## rv32i_core
module rv32i_core #(parameter XLEN=32, REG_COUNT=32)(
  input wire clk,
  input wire rst,
  input wire [31:0] instr,
  input wire [31:0] mem_rdata,
  output reg signed [31:0] pc,
  output wire [31:0] mem_addr,
  output wire [31:0] mem_wdata,
  output wire mem_we
);
  reg [31:0] instr_reg;
  reg [31:0] pc_reg;
  wire [6:0] opcode = instr_reg[6:0];
  wire [4:0] rd     = instr_reg[11:7];
  wire [2:0] funct3 = instr_reg[14:12];
  wire [4:0] rs1    = instr_reg[19:15];
  wire [4:0] rs2    = instr_reg[24:20];
  wire [6:0] funct7 = instr_reg[31:25];
  wire signed [31:0] imm_i = $signed({{20{instr_reg[31]}}, instr_reg[31:20]});
  wire signed [31:0] imm_s = $signed({{20{instr_reg[31]}}, instr_reg[31:25], instr_reg[11:7]});
  wire signed [31:0] imm_b = $signed({{19{instr_reg[31]}}, instr_reg[31], instr_reg[7], instr_reg[30:25], instr_reg[11:8], 1'b0});
  wire [31:0]         imm_u = {instr_reg[31:12], 12'b0};
  wire signed [31:0] imm_j = $signed({{11{instr_reg[31]}}, instr_reg[31], instr_reg[19:12], instr_reg[20], instr_reg[30:21], 1'b0});
  wire [31:0] reg_rdata1, reg_rdata2;
  wire [31:0] writeback_data;
  wire writeback_en;
  reg_file regfile (
    .clk(clk),
    .rs1(rs1),
    .rs2(rs2),
    .rd(rd),
    .we(writeback_en),
    .wd(writeback_data),
    .rd1(reg_rdata1),
    .rd2(reg_rdata2)
  );
  wire [31:0] alu_operand_b = (opcode == 7'b0010011 || opcode == 7'b0000011 || opcode == 7'b1100111) ? imm_i :
  ...
Size in the first run: about 5700 cells after synthesis, roughly 1200 flip-flops.
==> flow/config.mk <==
export PLATFORM = sky130hd
export DESIGN_NAME = rv32i_core
export DESIGN_NICKNAME = rv32i_core
export VERILOG_FILES = /design/flow/design.v
export SDC_FILE = /design/flow/constraint.sdc
export NUM_CORES = 4
export LEC_CHECK = 0
export CAP_MARGIN = 20
export CORE_MARGIN = 2
export CORE_UTILIZATION = 66
export CTS_CLUSTER_SIZE = 40
export SLEW_MARGIN = 20
==> flow/constraint.sdc <==
create_clock -name core_clock -period 5.18 [get_ports {clk}]
set_input_delay 1.0360 -clock core_clock [delete_from_list [all_inputs] [get_ports {clk}]]
set_output_delay 1.0360 -clock core_clock [all_outputs]
set_load 0.01 [all_outputs]
run.sh (not shown) runs the stock make flow with config.mk's settings and CLKGATE_MAP_FILE=.
The first run stopped in 5_1_grt.
Then changed:
- CORE_UTILIZATION: 66 -> 59
- CTS_CLUSTER_SIZE: 40 -> default
- clock period: 5.18 -> 6.0 ns (I/O delays scaled with it)
Now the flow completed, yet does not pass: setup timing.
Die area climbs by 12%.
Synthesized cell count is unchanged.
Synthesized area stays the same.
Then changed:
- CELL_PAD_IN_SITES_DETAIL_PLACEMENT: default -> 0
- CORE_UTILIZATION: 59 -> 70
- MIN_ROUTING_LAYER: default -> met1
- SETUP_SLACK_MARGIN: default -> -0.4
- TNS_END_PERCENT: default -> 85
- clock period: 6.0 -> 5.99 ns (I/O delays scaled with it)
What happened: The changed run did not get past 5_1_grt. Area after synthesis stays the same. Die size drops by 16%. Synthesized cell count stays the same.
Then changed:
- CELL_PAD_IN_SITES_DETAIL_PLACEMENT: 0 -> default
- CORE_MARGIN: 2 -> 4
- CORE_UTILIZATION: 70 -> 40
- CTS_CLUSTER_SIZE: default -> 95
- MIN_ROUTING_LAYER: met1 -> default
- SETUP_SLACK_MARGIN: -0.4 -> default
- TNS_END_PERCENT: 85 -> default
- clock period: 5.99 -> 9.0 ns (I/O delays scaled with it)
What happened: This time the run passed the timing, design-rule and antenna checks. Area after synthesis is unchanged. Die area grows by about 80%. Synthesized cell count is unchanged.

* * *

## run A
Starting RTL as in the previous note.
Settings: LEC_CHECK=0, CAP_MARGIN=20, CELL_PAD_IN_SITES_DETAIL_PLACEMENT=1, CELL_PAD_IN_SITES_GLOBAL_PLACEMENT=3, CORE_MARGIN=2, CORE_UTILIZATION=45, MIN_ROUTING_LAYER=met2, SLEW_MARGIN=20; clock period 9.0 ns.
Status: run A FAILED at global routing (tool error)
## Diff of input files: run B against run A
- MIN_ROUTING_LAYER: met2 -> unset
- CELL_PAD_IN_SITES_GLOBAL_PLACEMENT: 3 -> unset
- CELL_PAD_IN_SITES_DETAIL_PLACEMENT: 1 -> unset
- CORE_UTILIZATION: 45 -> 52
- the clock period (ns, I/O delays scaled along): 9.0 -> 8.68
Results
Run B -> run A: fraction of the yosys area taken by sequential cells flat
Run B: all stages complete, timing, DRC and antenna checks passed
From run A to run B, area of the mapped netlist did not move at all.
Looking at area of the die across both flows, run B is the stronger of the two, with run A trailing.
Run A has higher post-placement cell area than run B.
Looking at floorplan core density, run B sits 7.0 points higher than run A does.
Inputs modified between run B and run C:
- CORE_UTILIZATION now 66, was 52
- CELL_PAD_IN_SITES_DETAIL_PLACEMENT now 0, previously not set
- TNS_END_PERCENT now 85, previously not set
- MIN_ROUTING_LAYER now met1, previously not set
- SETUP_SLACK_MARGIN now -0.4, previously not set
- the clock period (ns, I/O delays scaled along) now 5.24, was 8.68
--- outcome ---
Run C: aborted in global routing (tool error). Comparing run B against run C, there is no change at all in average cell area after synthesis. Tally of unique sky130hd cells used after synthesis essentially unchanged between run C and run B. Re number of enable-type register cells in the synthesized netlist: no difference whatsoever between run B and run C. Per the comparison of run C with run B, die extent in y down about 11%, die area down 29000 sq um.
The following lists how run D was set up differently from run C:
- TNS_END_PERCENT: 85 -> unset
- CORE_UTILIZATION: 66 -> 52
- PLACE_DENSITY: unset -> 0.42
- SETUP_SLACK_MARGIN: -0.4 -> unset
- CELL_PAD_IN_SITES_DETAIL_PLACEMENT: 0 -> unset
- MIN_ROUTING_LAYER: met1 -> unset
- the clock period (ns, I/O delays scaled along): 5.24 -> 5.64
Results
Final checks on run D, whose flow otherwise completed, came back failing, citing setup timing. As far as count of distinct cell types in the synthesized netlist goes, run C and run D are indistinguishable; the numbers are identical. Between run D and run C, the core utilization before placement is higher for run C. Compared with run C, estimated wirelength of the detail-placed design in run D decreased by a few percent.

* * *

rv32i_core again, from the RTL that the note above started with.
clock: 14.5 ns
lec_check: 0
abc_area: 1
cap_margin: 20
cell_pad_in_sites_detail_placement: 2
core_aspect_ratio: 0.66
core_margin: 6
core_utilization: 56
cts_cluster_size: 95
gpl_routability_driven: 0
gpl_timing_driven: 0
hold_slack_margin: 0.28
max_routing_layer: met5
min_routing_layer: met1
place_density: 0.68
setup_slack_margin: 1.29
slew_margin: 20
tns_end_percent: 60
The baseline failed in 3_5_place_dp.
Edit:
Settings changed: ABC_AREA 1 to not set, CELL_PAD_IN_SITES_DETAIL_PLACEMENT 2 to not set, CORE_ASPECT_RATIO 0.66 to not set, CORE_MARGIN 6 to 2, CORE_UTILIZATION 56 to 58, CTS_CLUSTER_SIZE 95 to not set, GPL_ROUTABILITY_DRIVEN 0 to not set, GPL_TIMING_DRIVEN 0 to not set, HOLD_SLACK_MARGIN 0.28 to not set, MAX_ROUTING_LAYER met5 to not set, MIN_ROUTING_LAYER met1 to not set, PLACE_DENSITY 0.68 to not set, SETUP_SLACK_MARGIN 1.29 to not set, TNS_END_PERCENT 60 to not set.
Clock period 14.5 ns to 6.19 ns, I/O delays scaled along.
After rerunning:
- Now the flow produced a layout that fails on setup timing
- synthesized cell count is lower by 34%
- die area is lower by 11%
- area after synthesis is lower by 3.5%
Edit:
Settings changed: CORE_UTILIZATION 58 to 45.
Clock period 6.19 ns to 9.0 ns, I/O delays scaled along.
=>
- Now the flow went through all stages and came out clean
- wire length is lower by 1.5%
- power is lower by 32%
- synthesized cell count is unchanged
- fmax is lower by 28%
- count of clock-buffer cells in the layout is higher by 13
- area after synthesis stays the same

* * *

Setup of build 72:
rv32i_core again, from the RTL that the note above started with.
make LEC_CHECK=0 CAP_MARGIN=20 CELL_PAD_IN_SITES_DETAIL_PLACEMENT=0 CORE_MARGIN=2 CORE_UTILIZATION=58 MIN_ROUTING_LAYER=met1 SETUP_SLACK_MARGIN=-0.4 SLEW_MARGIN=20 TNS_END_PERCENT=5 finish   # period 5.24 ns
The flow for build 72 finished, though final verification flagged setup timing.
Setup changes, build 72 to build 33
Settings: removing CELL_PAD_IN_SITES_DETAIL_PLACEMENT (formerly 0); removing MIN_ROUTING_LAYER (formerly met1); removing TNS_END_PERCENT (formerly 5); removing SETUP_SLACK_MARGIN (formerly -0.4); changing CORE_UTILIZATION from 58 to 45; changing the clock period (ns, I/O delays scaled along) from 5.24 to 8.68.
Notes after the runs:
Build 72 finished every stage; the final checks, however, were not passed, the failures being setup timing.
Build 33 completed; timing, DRC and antenna clean
Re post-cts resize count: build 72 and build 33 aren't equal, and the higher value belongs to build 72.
For routed wire length, dividing the value from build 33 by the value from build 72 gives 0.911.
Looking at standby leakage power across both flows, build 33 is the stronger of the two, with build 72 trailing.
Of build 72 and build 33, build 72 shows the higher final cell count, with build 33 below it.
Build 72 -> build 33: critical path depth decreased by a few percent
Sort build 72 and build 33 by layout overhead on the synthesized area asc -> top: build 33
Sequential logic power (build 33 vs. build 72) decreases by more than a quarter
Delta (build 33 minus build 72): routed length per instance shows a reduction of 1.7 µm, pin count of the biggest net entering global routing shows an increase of 49%.
Input changes introduced in build 8 (baseline for comparison: build 33):
Settings: CELL_PAD_IN_SITES_DETAIL_PLACEMENT: unset -> 0; PLACE_DENSITY: unset -> 0.64; MIN_ROUTING_LAYER: unset -> met1; SETUP_SLACK_MARGIN: unset -> -0.4; TNS_END_PERCENT: unset -> 85; ABC_AREA: unset -> 1; CTS_CLUSTER_DIAMETER: unset -> 345; CTS_CLUSTER_SIZE: unset -> 65; CORE_UTILIZATION: 45 -> 70; the clock period (ns, I/O delays scaled along): 8.68 -> 4.57.
Findings:
Build 8 did not finish; a tool error ended it in global routing. Max die size across build 8 and build 33: build 33. Area after synthesis of build 8 exceeds that of build 33 by a few percent. Number of post-CTS setup repair buffers was lower in the run labelled build 33. The run showing the greater worst-case setup slack after placement is build 33.
Power is estimated from default activity; no workload was simulated.
